==> 04-12 <==
==> flow/design.v <==
`timescale  1ns/1ps
module mac_manual #(
    parameter DATA_WIDTH = 16
)(
    input clk, ce, rst,
    input [DATA_WIDTH-1:0] a, b, 
    input [DATA_WIDTH-1:0] tmp,
    output reg [DATA_WIDTH-1:0] data_out
); 
    always @(posedge clk) begin
        if(rst) begin
            data_out <= 0;
        end
        else begin
            data_out <= (a * b) + tmp;
        end
    end
endmodule
`timescale 1ns/1ps
module shift_register #(
    parameter DATA_WIDTH = 16,
    parameter size = 3
)(
    input clk, ce, rst,
    input [DATA_WIDTH-1:0] data_in,
    output [DATA_WIDTH-1:0] data_out
);
    reg [DATA_WIDTH-1:0] tmp[size-1:0];
    generate
        genvar l;
        for (l = 0; l < size; l = l + 1) begin
            always @(posedge clk) begin
                if (rst) begin
                    tmp[l] <= 'd0;
                end
                else if (ce) begin
                    if (l == 'd0) begin
                        tmp[l] <= data_in;  
                    end
                    else begin
                        tmp[l] <= tmp[l-1];
                    end
                end
            end
        end
    assign data_out = tmp[size-1];
    endgenerate
endmodule
`timescale 1ns/1ps
module convolver #(
    parameter DATA_WIDTH = 8,
    parameter INPUT_SIZE = 28,
    parameter KERNEL_SIZE = 3,
    parameter STRIDE = 1
) (
    input clk, ce, global_rst, 
    input [DATA_WIDTH-1:0] myInput,
    input [(KERNEL_SIZE*KERNEL_SIZE)*DATA_WIDTH-1:0] weight,
    input [DATA_WIDTH-1:0] bias,
    output [DATA_WIDTH-1:0] conv_op,
    output reg valid_conv, end_conv
);
    wire [DATA_WIDTH-1:0] weight_tmp [KERNEL_SIZE*KERNEL_SIZE-1:0];
    wire [DATA_WIDTH-1:0] tmp [KERNEL_SIZE*KERNEL_SIZE+1:0];
    generate 
        genvar j;
        for (j = 0; j < KERNEL_SIZE*KERNEL_SIZE; j = j + 1) begin
            assign weight_tmp[j][DATA_WIDTH-1:0] = weight[j*DATA_WIDTH +: DATA_WIDTH];
        end
    endgenerate
    assign tmp[0] = {DATA_WIDTH{1'b0}};
    generate 
        genvar i;
        for (i = 0; i < KERNEL_SIZE*KERNEL_SIZE; i = i + 1) begin: MAC
            if ((i + 1) % KERNEL_SIZE == 0) begin
                if (i == KERNEL_SIZE*KERNEL_SIZE-1) begin
                    mac_manual #(.DATA_WIDTH(DATA_WIDTH)) mac (
                        .clk(clk),
                        .ce(ce),
                        .rst(global_rst),
                        .a(myInput),
                        .b(weight_tmp[i]),
                        .tmp(tmp[i]),
                        .data_out(tmp[i+1])
                    );
                assign conv_op = tmp[i+1] + bias;
                end else begin
                    wire [DATA_WIDTH-1:0] tmp2;
                    mac_manual #(.DATA_WIDTH(DATA_WIDTH)) mac (
                        .clk(clk),
                        .ce(ce),
                        .rst(global_rst),
                        .a(myInput),
                        .b(weight_tmp[i]),
                        .tmp(tmp[i]),
                        .data_out(tmp2)
                    );
                    shift_register #(.DATA_WIDTH(DATA_WIDTH), .size(INPUT_SIZE-KERNEL_SIZE)) sr (
                        .clk(clk),
                        .ce(ce),
                        .rst(global_rst),
                        .data_in(tmp2),
                        .data_out(tmp[i+1])
                    );
                end
            end else begin
                mac_manual #(.DATA_WIDTH(DATA_WIDTH)) mac (
                    .clk(clk),
                    .ce(ce),
                    .rst(global_rst),
                    .a(myInput),
                    .b(weight_tmp[i]),
                    .tmp(tmp[i]),
                    .data_out(tmp[i+1])
                );
            end
        end
    endgenerate
    reg [$clog2(INPUT_SIZE):0] row_counter;
    reg [$clog2(INPUT_SIZE):0] col_counter;
    reg [$clog2(INPUT_SIZE*INPUT_SIZE):0] cycle_counter;
    always @(posedge clk) begin
        if (global_rst) begin
            row_counter <= 0;
            col_counter <= 0;
            cycle_counter <= 0;
        end else if (ce) begin
            if (col_counter + STRIDE >= INPUT_SIZE) begin
                col_counter <= 0;
                if (row_counter + STRIDE >= INPUT_SIZE) begin
                    row_counter <= 0;
                end else begin
                    row_counter <= row_counter + STRIDE;
                end
            end else begin
                col_counter <= col_counter + STRIDE;
            end
            cycle_counter <= cycle_counter + 1;
        end
    end
    always @(posedge clk) begin
        if (global_rst) begin
            valid_conv <= 0;
        end else if (ce) begin
            if ((row_counter >= KERNEL_SIZE-1 && row_counter < INPUT_SIZE && 
                 (row_counter - (KERNEL_SIZE-1)) % STRIDE == 0) &&
                (col_counter >= KERNEL_SIZE-1 && col_counter < INPUT_SIZE && 
                 (col_counter - (KERNEL_SIZE-1)) % STRIDE == 0)) begin
                valid_conv <= 1;
            end else begin
                valid_conv <= 0;
            end
        end
    end
    always @(posedge clk) begin
        if (global_rst) begin
            end_conv <= 0;
        end else if (ce && cycle_counter >= INPUT_SIZE*INPUT_SIZE) begin
            end_conv <= 1;
        end else begin
            end_conv <= 0;
        end
    end
endmodule
`timescale 1ns/1ps
module relu_activation #(
    parameter DATA_WIDTH = 16
)(
    input [DATA_WIDTH-1:0] data_in,
    output [DATA_WIDTH-1:0] data_out
);
    assign data_out = (data_in[DATA_WIDTH-1] == 1) ? 0 : data_in;
endmodule
`timescale 1ns / 1ps
module comparator2 #(
    parameter DATA_WIDTH = 16,
    parameter POOL_TYPE = 1
    )(
    input ce,
    input [DATA_WIDTH-1:0] in1,
    input [DATA_WIDTH-1:0] in2,
    output [DATA_WIDTH-1:0] comp_op
    ); 
    reg [DATA_WIDTH-1:0] temp;
    assign comp_op = ce ? temp : 'd0;
    always@(*)
    begin
        if(POOL_TYPE == 0)
        begin
            temp = in1 + in2;        
        end
        else begin
            temp = (in1 > in2) ? in1 : in2;
        end
    end
endmodule
`timescale 1ns / 1ps
module max_reg #(parameter DATA_WIDTH = 16) (
    input clk,
    input ce,
    input [DATA_WIDTH-1:0] data_in,
    input rst_m,
    input master_rst,
    output reg [DATA_WIDTH-1:0] reg_op
    );
    always@(posedge clk) 
    begin
    	if(master_rst)
    		reg_op <= 0;
    	else 
        begin
            if(ce) 
            begin
		   	  if(rst_m) begin
		    	 reg_op <=0;
		      end
		      else begin
		    	 reg_op <= data_in;
			 end
		    end
		end
	end
endmodule
`timescale 1ns / 1ps
module input_mux #(
    parameter DATA_WIDTH = 8
)(
    input [DATA_WIDTH-1:0] in1,
    input [DATA_WIDTH-1:0] in2,
    input [1:0] sel,
    output [DATA_WIDTH-1:0] op
    );
    assign op = (sel == 2'b01) ? in1 : ((sel == 2'b00) ? in2: 0);
endmodule
`timescale 1ns / 1ps
module control_logic2 #(
    parameter INPUT_SIZE = 9'h004,    
    parameter POOL_SIZE = 9'h002     
)(
    input clk,             
    input master_rst,       
    input ce,            
    output reg [1:0] sel, 
    output reg rst_m,     
    output reg op_en,      
    output reg load_sr,    
    output reg global_rst,  
    output reg end_op       
);
    integer row_count;
    integer col_count;
    integer count;
    integer nbgh_row_count;
    always @(posedge clk) begin
        if (master_rst) begin
            sel <= 2'b00;
            load_sr <= 0;
            rst_m <= 0;
            op_en <= 0;
            global_rst <= 1;
            end_op <= 0;
        end else begin
            if (((col_count + 1) % POOL_SIZE != 0) && (row_count == POOL_SIZE - 1) && 
                (col_count == POOL_SIZE * count + (POOL_SIZE - 2)) && ce) begin
                op_en <= 1;
            end else begin
                op_en <= 0;
            end
            if (ce) begin
                if ((nbgh_row_count == INPUT_SIZE / POOL_SIZE) && (count == INPUT_SIZE / POOL_SIZE - 1) &&
                    ((col_count + 1) % POOL_SIZE != 0) && (row_count == POOL_SIZE - 1) &&
                    (col_count == POOL_SIZE * count + (POOL_SIZE - 2))) begin
                    end_op <= 1;
                end
                if (((col_count + 1) % POOL_SIZE != 0) && (col_count == INPUT_SIZE - 2) && 
                    (row_count == POOL_SIZE - 1)) begin
                    global_rst <= 1;
                end else begin
                    global_rst <= 0;
                end
                if ((((col_count + 1) % POOL_SIZE == 0) && (count != INPUT_SIZE / POOL_SIZE - 1) && 
                    (row_count != POOL_SIZE - 1)) || ((col_count == INPUT_SIZE - 1) && 
                    (row_count == POOL_SIZE - 1))) begin
                    rst_m <= 1;
                end else begin
                    rst_m <= 0;
                end
                if (((col_count + 1) % POOL_SIZE != 0) && (col_count == INPUT_SIZE - 2) && 
                    (row_count == POOL_SIZE - 1)) begin
                    sel <= 2'b10;
                end else if ((((col_count) % POOL_SIZE == 0) && (count == INPUT_SIZE / POOL_SIZE - 1) && 
                            (row_count != POOL_SIZE - 1)) || 
                           (((col_count) % POOL_SIZE == 0) && (count != INPUT_SIZE / POOL_SIZE - 1) && 
                            (row_count == POOL_SIZE - 1))) begin
                    sel <= 2'b01;
                end else begin
                    sel <= 2'b00;
                end
                if ((((col_count + 1) % POOL_SIZE == 0) && (count == INPUT_SIZE / POOL_SIZE - 1)) || 
                    (((col_count + 1) % POOL_SIZE == 0) && (count != INPUT_SIZE / POOL_SIZE - 1))) begin
                    load_sr <= 1;
                end else begin
                    load_sr <= 0;
                end
            end
        end
    end
    always @(posedge clk) begin
        if (master_rst) begin
            row_count <= 0;
            col_count <= 32'hffffffff;
            count <= 32'hffffffff;
            nbgh_row_count <= 0;
        end else if (ce) begin
            if (global_rst) begin
                row_count <= 0;
                col_count <= 0;
                count <= 0;
                nbgh_row_count <= nbgh_row_count + 1;
            end else begin
                if (((col_count + 1) % POOL_SIZE == 0) && (count == INPUT_SIZE / POOL_SIZE - 1) && 
                    (row_count != POOL_SIZE - 1)) begin
                    col_count <= 0;
                    row_count <= row_count + 1;
                    count <= 0;
                end else begin
                    col_count <= col_count + 1;
                    if (((col_count + 1) % POOL_SIZE == 0) && (count != INPUT_SIZE / POOL_SIZE - 1)) begin
                        count <= count + 1;
                    end
                end
            end
        end
    end
endmodule
`timescale 1ns / 1ps
module pooler #(
    parameter INPUT_SIZE = 9'h004,               
    parameter POOL_SIZE = 9'h002,                
    parameter DATA_WIDTH = 16,                   
    parameter POOL_TYPE = 1                      
)(
    input clk,                                   
    input ce,                                    
    input master_rst,                            
    input [DATA_WIDTH-1:0] data_in,             
    output [DATA_WIDTH-1:0] data_out,           
    output valid_op,                             
    output end_op                                
);
    wire rst_m;                               
    wire load_sr;                              
    wire global_rst;                            
    wire [1:0] sel;                            
    wire [DATA_WIDTH-1:0] comp_op;              
    wire [DATA_WIDTH-1:0] sr_op;                
    wire [DATA_WIDTH-1:0] max_reg_op;            
    wire [DATA_WIDTH-1:0] div_op;               
    wire [DATA_WIDTH-1:0] mux_out;             
    control_logic2 #(.INPUT_SIZE(INPUT_SIZE), .POOL_SIZE(POOL_SIZE)) control_logic_inst (
        .clk(clk),
        .master_rst(master_rst),
        .ce(ce),
        .sel(sel),
        .rst_m(rst_m),
        .op_en(valid_op),
        .load_sr(load_sr),
        .global_rst(global_rst),
        .end_op(end_op)
    );
    comparator2 #(
        .DATA_WIDTH(DATA_WIDTH),
        .POOL_TYPE(POOL_TYPE)
    ) comparator_inst (
        .ce(ce),
        .in1(data_in),
        .in2(mux_out),
        .comp_op(comp_op)
    );
    max_reg #(
        .DATA_WIDTH(DATA_WIDTH)
    ) max_reg_inst (
        .clk(clk),
        .ce(ce),
        .data_in(comp_op),
        .rst_m(rst_m),
        .master_rst(master_rst),
        .reg_op(max_reg_op)
    );
    shift_register #(
        .DATA_WIDTH(DATA_WIDTH),
        .size(INPUT_SIZE / POOL_SIZE)
    ) shift_register_inst (
        .clk(clk),
        .ce(load_sr),
        .rst(global_rst && master_rst),
        .data_in(comp_op),
        .data_out(sr_op)
    );
    input_mux #(
        .DATA_WIDTH(DATA_WIDTH)
    ) mux_inst (
        .in1(sr_op),           
        .in2(max_reg_op),     
        .sel(sel),             
        .op(mux_out)      
    );
    assign div_op = max_reg_op / (POOL_SIZE * POOL_SIZE);
    assign data_out = POOL_TYPE ? max_reg_op : div_op;
endmodule
`timescale 1ns/1ps
module layer #(
    parameter DATA_WIDTH = 8,                  
    parameter INPUT_SIZE = 28,                  
    parameter KERNEL_SIZE = 3,                
    parameter POOL_SIZE = 2,                    
    parameter STRIDE = 1,                          
    parameter ACTIVATION_TYPE = 1'b1,        
    parameter POOL_TYPE = 1'b1                     
)(
    input clk, global_rst, ce,
    input [DATA_WIDTH-1:0] myInput,
    input [KERNEL_SIZE*KERNEL_SIZE*DATA_WIDTH-1:0] weight,
    input [DATA_WIDTH-1:0] bias,
    output [DATA_WIDTH-1:0] data_out,
    output valid_op, 
    output end_op
);
    wire[DATA_WIDTH-1:0] conv_op;
    wire [DATA_WIDTH-1:0] act_op;
    wire valid_conv, end_conv;
    wire valid_pooling;
    assign valid_pooling = valid_conv && (!end_conv);
    convolver #(
        .DATA_WIDTH(DATA_WIDTH), 
        .INPUT_SIZE(INPUT_SIZE), 
        .KERNEL_SIZE(KERNEL_SIZE), 
        .STRIDE(STRIDE)
    ) conv(
        .clk(clk),
        .ce(ce),
        .global_rst(global_rst),
        .myInput(myInput),
        .weight(weight),
        .bias(bias),
        .conv_op(conv_op),
        .valid_conv(valid_conv),
        .end_conv(end_conv)
    );
    relu_activation #(.DATA_WIDTH(DATA_WIDTH)) relu_act(
        .data_in(conv_op),
        .data_out(act_op)
    );
    pooler #(
        .INPUT_SIZE(INPUT_SIZE-KERNEL_SIZE+1),
        .POOL_SIZE(POOL_SIZE), 
        .DATA_WIDTH(DATA_WIDTH), 
        .POOL_TYPE(POOL_TYPE)
    ) max_pooling(
        .clk(clk),
        .ce(valid_pooling),
        .master_rst(global_rst),
        .data_in(act_op),
        .data_out(data_out),
        .valid_op(valid_op),
        .end_op(end_op)
    );
endmodule
==> flow/run.sh <==
#!/bin/bash
# the make line also repeats each setting of config.mk as NAME=value (left out here)
make -C /OpenROAD-flow-scripts/flow DESIGN_CONFIG=/design/flow/config.mk WORK_HOME=/design/flow/orfs CLKGATE_MAP_FILE= finish
==> flow/config.mk <==
export PLATFORM = sky130hd
export DESIGN_NAME = layer
export DESIGN_NICKNAME = layer
export VERILOG_FILES = /design/flow/design.v
export SDC_FILE = /design/flow/constraint.sdc
export NUM_CORES = 4
export LEC_CHECK = 0
export ABC_AREA = 0
export CAP_MARGIN = 20
export CELL_PAD_IN_SITES_DETAIL_PLACEMENT = 0
export CELL_PAD_IN_SITES_GLOBAL_PLACEMENT = 2
export CORE_ASPECT_RATIO = 1.88
export CORE_MARGIN = 6
export CORE_UTILIZATION = 21
export CTS_CLUSTER_SIZE = 36
export GPL_TIMING_DRIVEN = 1
export HOLD_SLACK_MARGIN = 0.3
export MAX_ROUTING_LAYER = met4
export MIN_ROUTING_LAYER = met1
export PLACE_DENSITY_LB_ADDON = 0.28
export SETUP_SLACK_MARGIN = 0.68
export SLEW_MARGIN = 25
export TNS_END_PERCENT = 30
==> flow/constraint.sdc <==
create_clock -name core_clock -period 5.5 [get_ports {clk}]
set_input_delay 1.1000 -clock core_clock [delete_from_list [all_inputs] [get_ports {clk}]]
set_output_delay 1.1000 -clock core_clock [all_outputs]
set_load 0.01 [all_outputs]
==> inputs of 05-28, as changes to 04-12 <==
- ABC_AREA: 0 -> 1
- CELL_PAD_IN_SITES_DETAIL_PLACEMENT: 0 -> unset
- CELL_PAD_IN_SITES_GLOBAL_PLACEMENT: 2 -> unset
- CORE_ASPECT_RATIO: 1.88 -> 1.39
- CORE_MARGIN: 6 -> 2
- CORE_UTILIZATION: 21 -> 72
- CTS_CLUSTER_SIZE: 36 -> 10
- GPL_TIMING_DRIVEN: 1 -> unset
- HOLD_SLACK_MARGIN: 0.3 -> unset
- MAX_ROUTING_LAYER: met4 -> unset
- MIN_ROUTING_LAYER: met1 -> unset
- PLACE_DENSITY_LB_ADDON: 0.28 -> 0.12
- SETUP_SLACK_MARGIN: 0.68 -> 0.32
- SLEW_MARGIN: 25 -> 20
- TNS_END_PERCENT: 30 -> unset
==> flow/constraint.sdc (replaced) <==
create_clock -name core_clock -period 1.08 [get_ports {clk}]
set_input_delay 0.2160 -clock core_clock [delete_from_list [all_inputs] [get_ports {clk}]]
set_output_delay 0.2160 -clock core_clock [all_outputs]
set_load 0.01 [all_outputs]
==> results <==
item	04-12	05-28
Run status	no timing/DRC/antenna violations	stopped before the end
Failing step	-	clock tree synthesis
Core Util at FP	0.211	0.725
Half-perimeter wire length of the detailed placement result	68,700 um	80,800 um
Post-Syn Instances	4,086	5,538
Worst slack, placed	0.238 ns	-3.15 ns
Post-synthesis cell type with the largest instance count	dfxtp_1	nand2_1
Chip Width	323 um	204 um
Area inside the core boundary	181,000 sq um	55,400 sq um
Die height	597 um	282 um
Number of instances in the placed design	6,382	6,711
Mux area share	0.132	0
Share of the yosys chip area belonging to registers	0.390	0.371
Net count of the mapped netlist	4,514	5,966
Number of distinct standard cells referenced by the synthesized netlist	77	42
Synthesized area per cell	9.34 sq um	7.25 sq um
Chip area in the Yosys report	38,200 sq um	40,100 sq um
FA/HA/MAJ Cells, Area Fraction	0.141	0.134
Post-synthesis share of cell area spent on and, or, nand and nor gates	0.169	0.219
AND-OR/OR-AND share of the synthesized area	0.0431	0.106
Synthesized-area fraction occupied by xor and xnor cells	0.0675	0.0354
